## wip/tundra
==> flow/design.v (excerpt) <==
module IExecute #(
   parameter N_BITS = 32,
   parameter N_BITS_REG = 5,
   parameter N_OPCODE = 6
)
(  input i_clk, i_reset,
   input  i_exec_mode,
   input  i_step,
   input [1:0] i_aluOP,  
   input i_aluSrc,
   input [N_BITS-1:0] i_datoLeido1,  
   input [N_BITS-1:0] i_datoLeido2,
   input [N_BITS-1:0] i_datoExtSigno,
   input [N_BITS-1:0] i_instruccion,  
   input [N_BITS_REG-1:0] i_rt_id,  
   input [N_BITS_REG-1:0] i_rd_id,  
   input [N_BITS_REG-1:0] i_rt_OR_rd,  
   input [N_BITS_REG-1:0] i_rd_EX_MEM,  
   input [N_BITS_REG-1:0] i_rd_MEM_WB,  
   input [N_BITS_REG-1:0] i_rs_id,      
   input [N_BITS-1:0] i_wbData,
   input [N_BITS-1:0] i_memData,
   input i_memToReg,
   input i_regWrite_EX_MEM,
   input i_regWrite_MEM_WB,
   input [1:0] i_branch,
   input i_memWrite,
   input [1:0]i_memRead,
   input i_regWrite,
   input i_halt,
   output reg [N_BITS-1:0] o_instruccion,
   output reg  o_ceroSignal,
   output reg  [N_BITS-1:0] o_aluResult,
   output reg [N_BITS-1:0] o_datoLeido2,
   output reg [N_BITS_REG-1:0] o_rd_data,  
   output reg [N_BITS_REG-1:0] o_rt_OR_rd,
   output reg o_memToReg,
   output reg [1:0] o_branch,
   output reg o_memWrite,
   output reg o_memRead,
   output reg o_regWrite,
   output reg o_halt
);
clock: 10.8 ns
lec_check: 0
cap_margin: 20
core_margin: 2
core_utilization: 40
slew_margin: 20
run.sh (not shown) runs the stock make flow with config.mk's settings and CLKGATE_MAP_FILE=.
### wip/tundra -> wip/xenon
Settings: TNS_END_PERCENT: unset -> 30; CORE_ASPECT_RATIO: unset -> 0.78; CTS_CLUSTER_SIZE: unset -> 56; GPL_TIMING_DRIVEN: unset -> 0; MAX_ROUTING_LAYER: unset -> met4; CELL_PAD_IN_SITES_GLOBAL_PLACEMENT: unset -> 3; CAP_MARGIN: 20 -> 35; CTS_CLUSTER_DIAMETER: unset -> 353; MIN_ROUTING_LAYER: unset -> met2; CORE_MARGIN: 2 -> 10; the clock period (ns, I/O delays scaled along): 10.8 -> 19.1.
[summary]
In the summary table, wip/xenon is marked failed, with error GPL-0301 raised in 3_3_place_gp.
In summary, wip/tundra completed successfully, with a layout that passed the timing, design-rule and antenna checks.
Compound-gate portion of the synthesized area of wip/xenon is on par with wip/tundra.
The die used by wip/xenon is larger than the one used by wip/tundra.
There was hardly any difference in portion of the post-synthesis area used by sequential elements between wip/tundra and wip/xenon.
Comparing wip/tundra against wip/xenon, there is no change at all in synthesized cell count.
wip/xenon: number of placement rows lower than wip/tundra
wip/xenon against wip/tundra: placeable core region grew by about 0.9%; initial cell density of the core shrank by 0.34 points; number of top-level pins held steady.
[inputs] wip/nickel vs wip/xenon
Settings: SETUP_SLACK_MARGIN now 1.64, previously not set; CORE_MARGIN now 2, was 10; CAP_MARGIN now 20, was 35; GPL_TIMING_DRIVEN no longer set, was 0; MIN_ROUTING_LAYER no longer set, was met2; MAX_ROUTING_LAYER no longer set, was met4; CTS_CLUSTER_SIZE no longer set, was 56; CELL_PAD_IN_SITES_GLOBAL_PLACEMENT no longer set, was 3; CORE_ASPECT_RATIO no longer set, was 0.78; TNS_END_PERCENT no longer set, was 30; CTS_CLUSTER_DIAMETER no longer set, was 353; the clock period (ns, I/O delays scaled along) now 6.0, was 19.1.
==> results <==
No final results exist for wip/xenon, since it was stopped by error GPL-0301 during 3_3_place_gp.
As the logs show, wip/nickel stopped at 5_1_grt after a tool error, so it never reached the end of the flow.
wip/xenon and wip/nickel ended up with nearly the same total standard cell area after synthesis.
Comparing wip/nickel against wip/xenon, there is no change at all in count of instantiated cells in the yosys netlist.
Die width ends up lower on wip/nickel.
wip/nickel — overall die height about 4.6% higher, wip/xenon as reference
For the initial cell density of the core, wip/nickel came in 0.34 points higher than wip/xenon did.
Die size delta (wip/nickel − wip/xenon): favourable
### wip/nickel -> wip/umber
Settings: CTS_CLUSTER_SIZE newly set to 35; SETUP_SLACK_MARGIN removed (was 1.64); GPL_TIMING_DRIVEN newly set to 0; ABC_AREA newly set to 1; GPL_ROUTABILITY_DRIVEN newly set to 0; the clock period (ns, I/O delays scaled along) changed from 6.0 to 12.0.
Post-synthesis mux area share in wip/umber is 4.7 points lower than in wip/nickel
wip/umber did not stop at any stage, and its layout met the timing, design-rule and antenna checks.
Summary of wip/umber over wip/nickel: sequential fraction of the synthesis area did not really move; net count after synthesis went up; pre-CTS setup slack went up; share of the core filled by cells before placement did not really move.
Per the comparison of wip/umber with wip/nickel, synthesized area increased 0.68%; placed wire-length estimate after detailed placement saw a decrease; count of buffers added by post-CTS timing repair for setup now sits lower.
As of wip/umber, total cells reported by yosys after synthesis had risen by more than a quarter compared to wip/nickel.
Between wip/nickel and wip/umber, the flow reports core box area increasing slightly.
Run comparison: wip/nickel top logic cell family in the synthesized netlist AND-OR/OR-AND gates; wip/umber top logic cell family in the synthesized netlist simple AND/OR/NAND/NOR gates
Relative to wip/umber, the following input files were edited for wip/harbor:
Settings: GPL_TIMING_DRIVEN removed (was 0); CTS_CLUSTER_DIAMETER newly set to 226; ABC_AREA removed (was 1); CTS_CLUSTER_SIZE changed from 35 to 100; TNS_END_PERCENT newly set to 15; GPL_ROUTABILITY_DRIVEN removed (was 0).
==> results <==
On setup slack after placement: between wip/umber and wip/harbor, it ends up lower for wip/harbor.
wip/harbor vs wip/umber, ratio of final minimum period to clock period went up by 5.8 points.
Changes observed in wip/harbor relative to wip/umber: area after synthesis has decreased; floorplan die height has decreased; clock network fraction of design power higher; cell leakage power went down about 30%.
Summary of the comparison: fmax is lower in wip/harbor, relative to wip/umber.
| sequential share of layout area | wip/umber vs wip/harbor | ≈ equal |

* * *

## oak
Starting RTL as in the previous note.
==> flow/config.mk <==
export PLATFORM = sky130hd
export DESIGN_NAME = IExecute
export DESIGN_NICKNAME = IExecute
export VERILOG_FILES = /design/flow/design.v
export SDC_FILE = /design/flow/constraint.sdc
export NUM_CORES = 4
export LEC_CHECK = 0
export CAP_MARGIN = 20
export CORE_MARGIN = 2
export CORE_UTILIZATION = 40
export SLEW_MARGIN = 20
==> flow/constraint.sdc <==
create_clock -name core_clock -period 12.0 [get_ports {i_clk}]
set_input_delay 2.4000 -clock core_clock [delete_from_list [all_inputs] [get_ports {i_clk}]]
set_output_delay 2.4000 -clock core_clock [all_outputs]
set_load 0.01 [all_outputs]
Looking at the reports, oak completed the entire flow and the layout it produced met the timing, design-rule and antenna checks.
Input-level comparison between pine and oak:
- ABC_AREA: unset -> 0
- CORE_UTILIZATION: 40 -> 72
- PLACE_DENSITY: unset -> 0.7
- CORE_ASPECT_RATIO: unset -> 1.44
- CTS_CLUSTER_SIZE: unset -> 98
- TNS_END_PERCENT: unset -> 40
- the clock period (ns, I/O delays scaled along): 12.0 -> 5.57
==> results <==
pine did not finish; the tool stopped in detailed placement with error DPL-0038.
Summary of pine over oak: synthesized area level, number of storage elements in the synthesis netlist barely changed, arithmetic-cell share of the synthesized area counting full adders, half adders and majority gates saw little to no change, routability congestion estimate from global placement picked up an extra 0.62, post-synthesis cell count from yosys roughly the same.
Horizontal extent of the die for pine: 84 um down relative to oak
[compare] base=oak new=pine: chip area lower, floorplan core density moved up, cell count after synthesis has remained practically unchanged.
> inputs changed (pine -> birch)
- PLACE_DENSITY no longer set, was 0.7
- TNS_END_PERCENT now 60, was 40
- ABC_AREA no longer set, was 0
- CORE_ASPECT_RATIO no longer set, was 1.44
- HOLD_SLACK_MARGIN now -0.09, previously not set
- CTS_CLUSTER_SIZE no longer set, was 98
- CORE_UTILIZATION now 40, was 72
- the clock period (ns, I/O delays scaled along) now 12.0, was 5.57
--- outcome ---
Per the comparison of birch with pine, die extent in y climbed 24 um, width of the die climbed 84 um.
Looking only at floorplan utilization, and setting everything else aside, the lower value of birch and pine goes to birch.
Die area for birch is higher than for pine.
Both conditions hold for birch: the flow ran to the end and the final layout passed the timing, design-rule and antenna checks.
The run showing the smaller site row count is pine.
Changes in maple relative to birch:
- a deleted TNS_END_PERCENT that had been 60
- a change of CORE_UTILIZATION from 40 to 64
- a deleted HOLD_SLACK_MARGIN that had been -0.09
- an added CTS_CLUSTER_SIZE of 31
- a change of the clock period (ns, I/O delays scaled along) from 12.0 to 9.3
==> comparison <==
maple failed in global routing with ODB-0269.
maple ends up with lower placed instance area than birch does.
Reported for maple and birch, post-cts hold buffer count turned out identical to the last digit.
Horizontal die dimension is lower on maple
## Diff of input files: cedar against maple
- changing CAP_MARGIN from 20 to 15
- setting CELL_PAD_IN_SITES_DETAIL_PLACEMENT to 0 for the first time
- setting CORE_ASPECT_RATIO to 0.93 for the first time
- changing CORE_UTILIZATION from 64 to 26
- changing CTS_CLUSTER_SIZE from 31 to 62
- setting GPL_ROUTABILITY_DRIVEN to 0 for the first time
- setting CELL_PAD_IN_SITES_GLOBAL_PLACEMENT to 3 for the first time
- setting GPL_TIMING_DRIVEN to 0 for the first time
- setting ABC_AREA to 0 for the first time
- setting MIN_ROUTING_LAYER to met2 for the first time
- changing the clock period (ns, I/O delays scaled along) from 9.3 to 6.38
==> results <==
- Between maple and cedar, the flow reports die area increasing by more than 100%.
- In cedar relative to maple, detailed placement HPWL had gone up by more than half.
- cedar: post-place instance area higher than maple
- Compared with maple, cedar shows a number of buffers inserted to repair setup after CTS that is 131 higher.
- FAIL cedar @ global routing: tool exited with error
- In the reports for maple and cedar, the larger number of instances in the placed design belongs to cedar.
No activity file was given, so power comes from the tool's default toggle rates.
